==> flow/design.v (excerpt) <==
module uart_edge_detection (
    input logic clk,           
    input logic rst_n,         
    input logic uart_rx,       
    output logic uart_tx,      
    output logic led_rx,       
    output logic led_tx,       
    output logic data_ready    
);
Settings: LEC_CHECK=0, CAP_MARGIN=20, CORE_MARGIN=2, CORE_UTILIZATION=70, CTS_CLUSTER_DIAMETER=28, CTS_CLUSTER_SIZE=15, HOLD_SLACK_MARGIN=-0.1, SLEW_MARGIN=20; clock period 15.5 ns.
run.sh (not shown) runs the stock make flow with config.mk's settings and CLKGATE_MAP_FILE=.
The starting point finished clean.
Next try:
CORE_UTILIZATION = 72   (was 70)
CTS_CLUSTER_DIAMETER = not set   (was 28)
CTS_CLUSTER_SIZE = 10   (was 15)
HOLD_SLACK_MARGIN = not set   (was -0.1)
SETUP_SLACK_MARGIN = 0.76   (was not set)
clock period = 3.19 ns   (was 15.5 ns; I/O delays follow)
Synthesized cell count does not change.
Wire length goes up by 16%.
Via count increases by 8.2%.
Count of clock-buffer cells in the layout goes down by 4.
Final cell count rises by 7.6%.
Flip-flop count stays the same.
Non-clock buffer count rose by 114.
Area after synthesis is unchanged.
Next try:
ABC_AREA = 1   (was not set)
CTS_CLUSTER_SIZE = 71   (was 10)
PLACE_DENSITY_LB_ADDON = 0.22   (was not set)
SETUP_SLACK_MARGIN = 0.41   (was 0.76)
The new run ran to the end with violations: setup timing.
Maximum frequency goes down by 12%.
Routed wire length goes up by 38%.
Worst setup slack got worse by 0.43 ns.
Utilization goes up by 1.4 points.
Synthesized cell count goes up by 7.2%.
Next try:
ABC_AREA = not set   (was 1)
CTS_CLUSTER_DIAMETER = 371   (was not set)
CTS_CLUSTER_SIZE = 21   (was 71)
PLACE_DENSITY = 0.42   (was not set)
PLACE_DENSITY_LB_ADDON = not set   (was 0.22)
=> With this change the flow completed with no timing, DRC or antenna violations. Die size shrinks slightly. Core utilization shrinks by 1.2 points. Hold slack gets worse by 0.19 ns. Synthesized area shrinks slightly. Setup slack gets better by 0.30 ns. Clock-buffer cell count shrinks by 1. Total power grows by roughly a tenth. Via count shrinks by about a fifth. Sequential power grows by a little under a tenth.
Next try:
ABC_AREA = 1   (was not set)
CTS_CLUSTER_DIAMETER = not set   (was 371)
CTS_CLUSTER_SIZE = 71   (was 21)
PLACE_DENSITY = 0.38   (was 0.42)
Outcome:
- The new run finished clean
- setup slack gains 0.016 ns
- routed wire length climbs by 6.0%
- first-iteration DRC count drops by 5.8%
- synthesized area climbs by 0.71%
Next try:
CAP_MARGIN = 40   (was 20)
CTS_CLUSTER_DIAMETER = 26   (was not set)
CTS_CLUSTER_SIZE = 72   (was 71)
PLACE_DENSITY = 0.4   (was 0.38)
SETUP_SLACK_MARGIN = 0.32   (was 0.41)
Outcome: The changed run finished but fails on setup timing; global-route usage is lower by 1.1 points; synthesized cell count does not change; cell count is lower by 0.66%; routed wire length is lower by 1.6%.


The RTL this note starts from:
==> flow/design.v <==
module uart_tx #(
    parameter BAUD_DIV = 434
) (
    input logic clk,
    input logic rst_n,
    input logic tx_start,
    input logic [7:0] data_in,
    output logic tx_busy,
    output logic tx
);
    logic [9:0] tx_shift;   
    logic [3:0] bit_count;
    logic [11:0] baud_counter;
    logic tx_active;
    always_ff @(posedge clk or negedge rst_n) begin
        if (!rst_n) begin
            tx_active <= 0;
            baud_counter <= 0;
            tx_busy <= 0;
            tx <= 1;   
        end else begin
            if (tx_start && !tx_active) begin
                tx_active <= 1;
                tx_shift <= {1'b1, data_in, 1'b0};   
                baud_counter <= BAUD_DIV;
                bit_count <= 0;
                tx_busy <= 1;
            end else if (tx_active) begin
                if (baud_counter == 0) begin
                    baud_counter <= BAUD_DIV;
                    tx <= tx_shift[0];   
                    tx_shift <= {1'b1, tx_shift[9:1]};   
                    bit_count <= bit_count + 1;
                    if (bit_count == 9) begin   
                        tx_active <= 0;
                        tx_busy <= 0;
                    end
                end else begin
                    baud_counter <= baud_counter - 1;
                end
            end
        end
    end
endmodule
module uart_rx #(
    parameter BAUD_DIV = 434   
) (
    input logic clk,
    input logic rst_n,
    input logic rx,
    output logic [7:0] data_out,
    output logic data_valid,
	 	output logic [7:0] leds
);
    logic [11:0] baud_counter;
    logic [3:0] bit_count;
    logic [7:0] rx_shift;
    logic rx_active;
    always_ff @(posedge clk or negedge rst_n) begin
        if (!rst_n) begin
            baud_counter <= 0;
            bit_count <= 0;
            rx_active <= 0;
            data_valid <= 0;
            rx_shift <= 8'b0;   
        end else begin
            if (!rx_active && !rx) begin
                rx_active <= 1;
                baud_counter <= BAUD_DIV / 2;
                bit_count <= 0;
                rx_shift <= 8'b0;   
            end else if (rx_active) begin
                if (baud_counter == 0) begin
                    baud_counter <= BAUD_DIV;
                    if (bit_count < 9) begin
                        rx_shift <= {rx, rx_shift[7:1]};   
                        bit_count <= bit_count + 1;
                    end else begin
                        rx_active <= 0;
                        data_out <= rx_shift;  
								leds <= rx_shift;
                        data_valid <= 1;
                    end
                end else begin
                    baud_counter <= baud_counter - 1;
                end
            end else begin
                data_valid <= 0;
            end
        end
    end
endmodule
module uart_edge_detection (
    input logic clk,           
    input logic rst_n,         
    input logic uart_rx,       
    output logic uart_tx,      
    output logic led_rx,       
    output logic led_tx,       
    output logic data_ready    
);
    parameter CLOCK_FREQ = 50000000;    
    parameter BAUD_RATE  = 115200;
    parameter BAUD_DIV   = CLOCK_FREQ / BAUD_RATE;
    parameter THRESHOLD  = 4;           
    logic [7:0] rx_data;
    logic rx_done;
    logic [7:0] processed_data;
    logic tx_start;
    logic tx_busy;
    logic [7:0] image_data [0:63];     
    logic [7:0] conv_result [0:35];    
    logic [5:0] rx_counter;            
    logic [5:0] tx_counter;            
    typedef enum logic [1:0] {IDLE, RECEIVE, PROCESS, SEND} state_t;
    state_t state, next_state;
    uart_rx #(
        .BAUD_DIV(BAUD_DIV)
    ) uart_receiver (
        .clk(clk),
        .rst_n(rst_n),
        .rx(uart_rx),
        .data_out(rx_data),
        .data_valid(rx_done)
    );
    uart_tx #(
        .BAUD_DIV(BAUD_DIV)
    ) uart_transmitter (
        .clk(clk),
        .rst_n(rst_n),
        .tx_start(tx_start),
        .data_in(processed_data),
        .tx_busy(tx_busy),
        .tx(uart_tx)
    );
    always_ff @(posedge clk or negedge rst_n) begin
        if (!rst_n)
            state <= IDLE;
        else
            state <= next_state;
    end
    always_comb begin
        case (state)
            IDLE:      next_state = (rx_done) ? RECEIVE : IDLE;
            RECEIVE:   next_state = (rx_counter == 6'd63 && rx_done) ? PROCESS : RECEIVE;
            PROCESS:   next_state = SEND;
            SEND:      next_state = (tx_counter == 6'd36 && !tx_busy) ? IDLE : SEND;
            default:   next_state = IDLE;
        endcase
    end
    always_ff @(posedge clk or negedge rst_n) begin
        if (!rst_n) begin
            rx_counter <= 6'd0;
        end else if ((state == IDLE || state == RECEIVE) && rx_done) begin
            image_data[rx_counter] <= rx_data;
            rx_counter <= rx_counter + 1;
        end else if (state == IDLE) begin
            rx_counter <= 6'd0;
        end
    end
    integer i, j, k, l;
    reg [3:0] sum;
    always_ff @(posedge clk or negedge rst_n) begin
        if (!rst_n) begin
            for (i = 0; i < 36; i = i + 1)
                conv_result[i] <= 8'd0;
        end else if (state == PROCESS) begin
            for (i = 0; i < 6; i = i + 1) begin
                for (j = 0; j < 6; j = j + 1) begin
                    sum = 0;
                    for (k = 0; k < 3; k = k + 1) begin
                        for (l = 0; l < 3; l = l + 1) begin
                            sum = sum + image_data[(i + k) * 8 + (j + l)][0];
                        end
                    end
                    conv_result[i * 6 + j] <= (sum >= THRESHOLD) ? 8'b1 : 8'b0;
                end
            end
        end
    end
    always_ff @(posedge clk or negedge rst_n) begin
        if (!rst_n) begin
            tx_counter <= 6'd0;
            tx_start <= 1'b0;
            processed_data <= 8'd0;
        end else if (state == SEND) begin
            if (!tx_busy && !tx_start) begin
                tx_start <= 1'b1;
                processed_data <= conv_result[tx_counter];
                tx_counter <= tx_counter + 1;
            end else if (tx_start && tx_busy) begin
                tx_start <= 1'b0;
            end
        end else begin
            tx_counter <= 6'd0;
            tx_start <= 1'b0;
        end
    end
    always_ff @(posedge clk or negedge rst_n) begin
        if (!rst_n) begin
            led_rx <= 1'b0;
            led_tx <= 1'b0;
            data_ready <= 1'b0;
        end else begin
            led_rx <= (state == RECEIVE) ? rx_done : 1'b0;
            led_tx <= (state == SEND) ? ~tx_busy : 1'b0;
            data_ready <= (state == SEND);  
        end
    end
endmodule
clock: 20.0 ns
lec_check: 0
abc_area: 1
cap_margin: 20
core_margin: 7
core_utilization: 40
cts_cluster_diameter: 383
cts_cluster_size: 99
setup_slack_margin: 5.0
slew_margin: 20
tns_end_percent: 20
Next try:
- CELL_PAD_IN_SITES_DETAIL_PLACEMENT: unset -> 2
- CTS_CLUSTER_SIZE: 99 -> 98
- PLACE_DENSITY: unset -> 0.35
Fmax decreases by 7.3%.
Clock power increases by about 8%.
Die size is unchanged.
Area after synthesis is unchanged.
Core utilization increases by 0.12 points.
No activity file was given, so power comes from the tool's default toggle rates.
